==> flow/design.v (excerpt) <==
module synth_top(
    input clk,
    input rst,
    input btnL,
    input [15:0] sw,
    output [3:0] led,
	output pmod_1,	 
	output pmod_2,	 
	output pmod_4	 
    );
    wire trigger_noise;
    debounce dn(trigger_noise, btnL, clk);
    assign led = sw[3:0];
    assign pmod_2 = 1'd1;	 
    assign pmod_4 = 1'd1;	 
    wire sample_tick;
    wire noise_tick;
    wire rst_n;
    button br(clk, rst, rst_n);
    clock_divider cd(
        clk,
        rst_n,
        16'd1024,
        sample_tick
    );
    clock_divider cdn(
        clk,
        rst_n,
        {16'd0, 16'b1110_1110_0110_0001},
        noise_tick
    );
    wire wnotecd, wnotecd2;
    clock_divider cdnote(
        clk,
        rst_n,
        32'd250_000,
        wnotecd
    );
    clock_divider cdnote2(
        clk,
        rst_n,
        32'd125_000,
        wnotecd2
    );
    reg [15:0] pulse1_wave_len;
    reg [15:0] pulse2_wave_len;
    reg [15:0] tri_wave_len;
    parameter [0:31] score_amp1 = 32'b1111_1111_1111_1111_0000_0000_0000_0000;
    parameter [0:31] score_amp2 = 32'b1000_0010_1000_0000_0000_0000_0000_0000;
    reg [4:0] score_ptr;
    always @(posedge clk) begin
        if (score_ptr == 5'd0) begin
            pulse2_wave_len <= 16'd148;
        end else begin
            pulse2_wave_len <= 16'd187;
        end
        if (~rst_n) begin
            tri_wave_len <= 16'd1493;
        end else begin
            if (wnotecd) begin
                if (tri_wave_len == 16'd747) begin
                    tri_wave_len <= 16'd1493;
                end else begin
                    tri_wave_len <= 16'd747;
                end
            end else begin
                tri_wave_len <= tri_wave_len;
            end
        end
        if (~rst_n) begin
            pulse1_wave_len <= 16'd373;
        end else begin
            if (wnotecd2) begin
  ...
Size: about 7800 cells after synthesis, ~290 flip-flops, about 26 I/O pins, roughly 53000 um^2 of cells after synthesis.
make LEC_CHECK=0 ABC_AREA=1 CAP_MARGIN=0 CORE_MARGIN=2 CORE_UTILIZATION=70 CTS_CLUSTER_DIAMETER=383 CTS_CLUSTER_SIZE=34 GPL_ROUTABILITY_DRIVEN=1 PLACE_DENSITY=0.64 SLEW_MARGIN=20 finish   # period 69.3 ns
run.sh (not shown) runs the stock make flow with config.mk's settings and CLKGATE_MAP_FILE=.
The starting point ended with an error in 5_1_grt, error GRT-0116.
Change:
CAP_MARGIN = 40   (was 0)
CTS_CLUSTER_DIAMETER = 209   (was 383)
CTS_CLUSTER_SIZE = unset   (was 34)
PLACE_DENSITY = unset   (was 0.64)
SETUP_SLACK_MARGIN = 5.0   (was unset)
clock period = 69.2 ns   (was 69.3 ns; I/O delays follow)
What happened: This time the run stopped in 4_1_cts; synthesized cell count stays the same; synthesized area stays the same; die size is unchanged.
Change:
CAP_MARGIN = 0   (was 40)
CTS_CLUSTER_DIAMETER = 235   (was 209)
CTS_CLUSTER_SIZE = 34   (was unset)
clock period = 71.5 ns   (was 69.2 ns; I/O delays follow)
After rerunning: Now the flow died in 5_1_grt. Synthesized area stays the same. Synthesized cell count does not change. Die size stays the same.

---

Setup of job 101:
synth_top again, from the RTL that the note above started with.
export LEC_CHECK = 0
export ABC_AREA = 1
export CAP_MARGIN = 20
export CELL_PAD_IN_SITES_DETAIL_PLACEMENT = 2
export CELL_PAD_IN_SITES_GLOBAL_PLACEMENT = 0
export CORE_ASPECT_RATIO = 0.78
export CORE_MARGIN = 10
export CORE_UTILIZATION = 45
export CTS_CLUSTER_DIAMETER = 292
export GPL_TIMING_DRIVEN = 0
export MAX_ROUTING_LAYER = met4
export MIN_ROUTING_LAYER = met1
export PLACE_DENSITY = 0.37
export SETUP_SLACK_MARGIN = -2.0
export SLEW_MARGIN = 20
export TNS_END_PERCENT = 15
create_clock -name core_clock -period 100.0 [get_ports {clk}]
Job 101 did not run to completion, as it errored out during detailed placement (3_5_place_dp).
diff inputs: job 101 => job 102
==> flow/config.mk <==
export PLATFORM = sky130hd
export DESIGN_NAME = synth_top
export DESIGN_NICKNAME = synth_top
export VERILOG_FILES = /design/flow/design.v
export SDC_FILE = /design/flow/constraint.sdc
export NUM_CORES = 4
export LEC_CHECK = 0
export ABC_AREA = 1
export CAP_MARGIN = 20
export CORE_MARGIN = 2
export CORE_UTILIZATION = 72
export SLEW_MARGIN = 20
==> flow/constraint.sdc <==
create_clock -name core_clock -period 107.0 [get_ports {clk}]
set_input_delay 21.4000 -clock core_clock [delete_from_list [all_inputs] [get_ports {clk}]]
set_output_delay 21.4000 -clock core_clock [all_outputs]
set_load 0.01 [all_outputs]
--- outcome ---
Job 102 finished every step from synthesis to the final layout, and the layout passed the timing, DRC and antenna checks.
Diff job 101..job 102 | chip area from the yosys synthesis statistics | unchanged
Comparing job 101 against job 102, there is no change at all in arithmetic-cell share of the synthesized area counting full adders, half adders and majority gates.
Fraction of the yosys area taken by sequential cells: job 101 vs job 102 identical
Comparing job 101 against job 102, there is no change at all in instance tally after logic synthesis.
Compared to job 101, job 102 has number of cell rows 11% lower.
Area enclosed by the die boundary on job 102 is ahead of job 101.
Going from job 101 to job 102, the number of input and output port buffers inserted was found to have gone up by 1.
Note that the x dimension of the die recorded for job 101 amounts to 1.5 times the value seen in job 102.
Reported for job 101 and job 102, synthesized area per cell turned out identical to the last digit.
Relative to job 102, the following input files were edited for job 103:
diff --git a/flow/config.mk b/flow/config.mk
--- a/flow/config.mk
+++ b/flow/config.mk
@@ -8 +7,0 @@
-export ABC_AREA = 1
@@ -11 +10 @@
-export CORE_UTILIZATION = 72
+export CORE_UTILIZATION = 27
==> flow/constraint.sdc <==
create_clock -name core_clock -period 123.0 [get_ports {clk}]
set_input_delay 24.6000 -clock core_clock [delete_from_list [all_inputs] [get_ports {clk}]]
set_output_delay 24.6000 -clock core_clock [all_outputs]
set_load 0.01 [all_outputs]
--- outcome ---
Across job 102 and job 103, none had a timing, DRC or antenna violation.
Compared with job 102, in job 103 area taken by multi-input logic gates rose 3.1%, worst path setup slack after routing rose 2.76 ns, total area of sequential cells about even, sequential share of layout area about even.
Setup changes, job 103 to job 104
diff --git a/flow/config.mk b/flow/config.mk
--- a/flow/config.mk
+++ b/flow/config.mk
@@ -7,0 +8 @@
+export ABC_AREA = 1
@@ -10 +11,3 @@
-export CORE_UTILIZATION = 27
+export CORE_UTILIZATION = 70
+export CTS_CLUSTER_DIAMETER = 380
+export MAX_ROUTING_LAYER = met4
==> flow/constraint.sdc <==
create_clock -name core_clock -period 70.0 [get_ports {clk}]
set_input_delay 14.0000 -clock core_clock [delete_from_list [all_inputs] [get_ports {clk}]]
set_output_delay 14.0000 -clock core_clock [all_outputs]
set_load 0.01 [all_outputs]
==> comparison <==
- Job 104 never completed, since it errored out during clock tree synthesis (4_1_cts).
- Multiplexer fraction of the synthesized cell area: job 104 < job 103
- Relative to job 103, post-synthesis chip area from yosys increased by 2200 µm² in job 104.
- Looking at share of the yosys chip area belonging to registers, job 104 sits below job 103.
- Global placer's final weighted congestion, job 104 and job 103: larger value in job 104
- Die width shrinks by more than a quarter when moving from job 103 to job 104.
- Synthesized area, job 104 and job 103: lower on job 103
The following lists how job 105 was set up differently from job 104:
diff --git a/flow/config.mk b/flow/config.mk
--- a/flow/config.mk
+++ b/flow/config.mk
@@ -8 +7,0 @@
-export ABC_AREA = 1
@@ -11,3 +10 @@
-export CORE_UTILIZATION = 70
-export CTS_CLUSTER_DIAMETER = 380
-export MAX_ROUTING_LAYER = met4
+export CORE_UTILIZATION = 40
==> flow/constraint.sdc <==
create_clock -name core_clock -period 100.0 [get_ports {clk}]
set_input_delay 20.0000 -clock core_clock [delete_from_list [all_inputs] [get_ports {clk}]]
set_output_delay 20.0000 -clock core_clock [all_outputs]
set_load 0.01 [all_outputs]
[summary]
Every stage of the flow completed for job 105, and the final layout passed the timing, DRC and antenna checks. Lower number of cell instances after yosys synthesis goes to job 105 over job 104. Relative to job 104, instance count of the mapped netlist has decreased by about 18% in job 105. Pre-placement core utilization (job 105 over job 104): decrease, 30 points. Changes observed in job 105 relative to job 104: core outline area went up about 70%; post-placement cell area went down 18%; die area went up 67%; number of distinct library cells after synthesis went up 44. Of job 105 and job 104, the lower fraction of the yosys area taken by sequential cells belongs to job 104. Job 104 vs job 105, main kind of combinational logic by area: simple AND/OR/NAND/NOR gates vs adder cells. Relative to job 104, simple-gate portion of the synthesized area has decreased by 8.4 points in job 105. Number of placement rows, job 105 and job 104, lower one = job 104. Compared with job 104, job 105 shows a lower area after synthesis.

---

## job 3769
synth_top again, from the RTL that the note above started with.
==> flow/design.v (excerpt) <==
module synth_top(
    input clk,
    input rst,
    input btnL,
    input [15:0] sw,
    output [3:0] led,
	output pmod_1,	 
	output pmod_2,	 
	output pmod_4	 
    );
    wire trigger_noise;
    debounce dn(trigger_noise, btnL, clk);
    assign led = sw[3:0];
    assign pmod_2 = 1'd1;	 
    assign pmod_4 = 1'd1;	 
    wire sample_tick;
    wire noise_tick;
    wire rst_n;
    button br(clk, rst, rst_n);
    clock_divider cd(
        clk,
        rst_n,
        16'd1024,
        sample_tick
    );
    clock_divider cdn(
        clk,
        rst_n,
        {16'd0, 16'b1110_1110_0110_0001},
        noise_tick
    );
    wire wnotecd, wnotecd2;
    clock_divider cdnote(
        clk,
        rst_n,
        32'd250_000,
        wnotecd
    );
    clock_divider cdnote2(
        clk,
        rst_n,
        32'd125_000,
        wnotecd2
    );
    reg [15:0] pulse1_wave_len;
    reg [15:0] pulse2_wave_len;
    reg [15:0] tri_wave_len;
    parameter [0:31] score_amp1 = 32'b1111_1111_1111_1111_0000_0000_0000_0000;
    parameter [0:31] score_amp2 = 32'b1000_0010_1000_0000_0000_0000_0000_0000;
    reg [4:0] score_ptr;
    always @(posedge clk) begin
        if (score_ptr == 5'd0) begin
            pulse2_wave_len <= 16'd148;
        end else begin
            pulse2_wave_len <= 16'd187;
        end
        if (~rst_n) begin
            tri_wave_len <= 16'd1493;
        end else begin
            if (wnotecd) begin
                if (tri_wave_len == 16'd747) begin
                    tri_wave_len <= 16'd1493;
                end else begin
                    tri_wave_len <= 16'd747;
                end
            end else begin
                tri_wave_len <= tri_wave_len;
            end
        end
        if (~rst_n) begin
            pulse1_wave_len <= 16'd373;
  ...
==> flow/config.mk <==
export PLATFORM = sky130hd
export DESIGN_NAME = synth_top
export DESIGN_NICKNAME = synth_top
export VERILOG_FILES = /design/flow/design.v
export SDC_FILE = /design/flow/constraint.sdc
export NUM_CORES = 4
export LEC_CHECK = 0
export CAP_MARGIN = 20
export CELL_PAD_IN_SITES_GLOBAL_PLACEMENT = 0
export CORE_ASPECT_RATIO = 0.78
export CORE_MARGIN = 2
export CORE_UTILIZATION = 39
export CTS_CLUSTER_DIAMETER = 385
export GPL_TIMING_DRIVEN = 0
export MIN_ROUTING_LAYER = met1
export PLACE_DENSITY = 0.37
export SETUP_SLACK_MARGIN = -2.0
export SLEW_MARGIN = 20
export TNS_END_PERCENT = 15
==> flow/constraint.sdc <==
create_clock -name core_clock -period 100.0 [get_ports {clk}]
set_input_delay 20.0000 -clock core_clock [delete_from_list [all_inputs] [get_ports {clk}]]
set_output_delay 20.0000 -clock core_clock [all_outputs]
set_load 0.01 [all_outputs]
Looking at the reports, job 3769 completed the entire flow and the layout it produced met the timing, DRC and antenna checks.
Edits applied to the flow inputs when going from job 3769 to job 5100:
- GPL_TIMING_DRIVEN removed (was 0)
- CORE_UTILIZATION changed from 39 to 65
- CTS_CLUSTER_DIAMETER removed (was 385)
- CORE_ASPECT_RATIO removed (was 0.78)
- MIN_ROUTING_LAYER removed (was met1)
- PLACE_DENSITY removed (was 0.37)
- CELL_PAD_IN_SITES_GLOBAL_PLACEMENT removed (was 0)
- TNS_END_PERCENT removed (was 15)
- SETUP_SLACK_MARGIN removed (was -2.0)
- the clock period (ns, I/O delays scaled along) changed from 100.0 to 81.4
--- outcome ---
Between job 3769 and job 5100, number of buffers and inverters on the critical path increased. Count of flip-flops with a built-in enable after synthesis: job 5100 vs job 3769 identical. In the metrics for job 3769 and job 5100, the one carrying the lower largest fanout on the critical path is job 3769. Completing all stages was not enough for job 5100: its layout failed the final checks because of negative setup slack. Count of clock buffers in the final design ended up 18 lower on job 5100 than on job 3769. Job 5100 vs. job 3769: worst hold-check slack shrank by 0.0097 ns, via count grew by about 20%, first-pass GRT wire length grew by about 6%, non-filler instance count after layout grew by about 8%, setup slack shrank by 10.41 ns.
Input-level comparison between job 1460 and job 5100:
- ABC_AREA: unset -> 1
- CORE_UTILIZATION: 65 -> 72
- the clock period (ns, I/O delays scaled along): 81.4 -> 123.0
==> comparison <==
Job 5100 and job 1460: one clean run, job 1460; the rest did not finish clean.
Although it ran to completion, job 5100 produced a layout that fails the final checks because of negative setup slack.
Of job 1460 and job 5100, it is job 1460 that has the lower detailed-routed wire length on met3.
Diff job 5100 -> job 1460: multiplexer share of the synthesized area has decreased; number of vias per cell after detailed routing has decreased; post-cts resize count has decreased; all-layer global routing usage has decreased.
Here is what was changed in the inputs of job 763 compared with job 1460.
- putting CTS_CLUSTER_SIZE at 100 where nothing was set
- putting PLACE_DENSITY at 0.4 where nothing was set
- swapping 123.0 for 75.8 in the clock period (ns, I/O delays scaled along)
==> results <==
Re worst setup margin: job 1460 and job 763 aren't equal, and the higher value belongs to job 1460. Job 763 vs job 1460 — number of signal-net buffers in the layout rose 568. The final instance area in job 763 was higher than what job 1460 gave. Final-layout clock buffer total down 7 in job 763 wrt job 1460. To summarise job 763: no stage aborted, but the layout did not pass its checks, failing on negative setup slack. Compared job 763 vs job 1460, and logic depth of the worst path, buffers included is up in job 763. Against job 1460 as the reference, job 763 delivers a higher length of routed met3 wiring. Job 1460 has a lower sum of routed wire length over all layers than job 763. Job 763 ended with less number of antenna violations at the first check in global routing than job 1460.

---

synth_top again, from the RTL that the note above started with.
// synth_top
module synth_top(
    input clk,
    input rst,
    input btnL,
    input [15:0] sw,
    output [3:0] led,
	output pmod_1,	 
	output pmod_2,	 
	output pmod_4	 
    );
    wire trigger_noise;
    debounce dn(trigger_noise, btnL, clk);
    assign led = sw[3:0];
    assign pmod_2 = 1'd1;	 
    assign pmod_4 = 1'd1;	 
    wire sample_tick;
    wire noise_tick;
    wire rst_n;
    button br(clk, rst, rst_n);
    clock_divider cd(
        clk,
        rst_n,
        16'd1024,
        sample_tick
    );
    clock_divider cdn(
        clk,
        rst_n,
        {16'd0, 16'b1110_1110_0110_0001},
        noise_tick
    );
    wire wnotecd, wnotecd2;
    clock_divider cdnote(
        clk,
        rst_n,
        32'd250_000,
        wnotecd
    );
    clock_divider cdnote2(
        clk,
        rst_n,
        32'd125_000,
        wnotecd2
    );
    reg [15:0] pulse1_wave_len;
    reg [15:0] pulse2_wave_len;
    reg [15:0] tri_wave_len;
    parameter [0:31] score_amp1 = 32'b1111_1111_1111_1111_0000_0000_0000_0000;
    parameter [0:31] score_amp2 = 32'b1000_0010_1000_0000_0000_0000_0000_0000;
    reg [4:0] score_ptr;
    always @(posedge clk) begin
        if (score_ptr == 5'd0) begin
            pulse2_wave_len <= 16'd148;
        end else begin
            pulse2_wave_len <= 16'd187;
        end
        if (~rst_n) begin
            tri_wave_len <= 16'd1493;
        end else begin
            if (wnotecd) begin
                if (tri_wave_len == 16'd747) begin
                    tri_wave_len <= 16'd1493;
                end else begin
  ...
make LEC_CHECK=0 CAP_MARGIN=40 CORE_MARGIN=2 CORE_UTILIZATION=44 CTS_CLUSTER_DIAMETER=83 GPL_ROUTABILITY_DRIVEN=0 GPL_TIMING_DRIVEN=0 PLACE_DENSITY=0.37 SETUP_SLACK_MARGIN=5.0 SLEW_MARGIN=20 finish   # period 52.9 ns
The starting point finished with setup timing left.
Rerun with:
ABC_AREA = 1   (was not set)
CAP_MARGIN = 20   (was 40)
CORE_UTILIZATION = 70   (was 44)
CTS_CLUSTER_DIAMETER = not set   (was 83)
GPL_ROUTABILITY_DRIVEN = not set   (was 0)
GPL_TIMING_DRIVEN = not set   (was 0)
PLACE_DENSITY = not set   (was 0.37)
SETUP_SLACK_MARGIN = not set   (was 5.0)
clock period = 89.9 ns   (was 52.9 ns; I/O delays follow)
=> The new run finished with timing, DRC and antenna clean; wire length shrinks by 17%; fmax increases by 12%; via count increases by 3.0%.
Rerun with:
ABC_AREA = not set   (was 1)
CORE_UTILIZATION = 40   (was 70)
clock period = 95.5 ns   (was 89.9 ns; I/O delays follow)
Outcome:
- first-iteration DRC count fell by a little under a tenth
- design area rose slightly
- area after synthesis fell by a few percent
- core utilization fell by 30 points
- worst setup slack got worse by 1.7 ns
- hold slack got worse by 0.0038 ns
- sequential share of layout area barely changes
- wire length rose by a few percent
- via count fell by a few percent
Rerun with:
clock period = 57.9 ns   (was 95.5 ns; I/O delays follow)
What happened:
- With this change the flow completed, yet does not pass: setup timing
- critical path depth falls by 14
- global-route usage rises by 3.8 points
- utilization rises by 11 points
- final cell count rises by 20%
- clock skew is about the same
- routed wire length rises by 21%
- non-clock buffer count rises by 1635
- worst setup slack degrades by 30 ns
- flip-flop count is unchanged
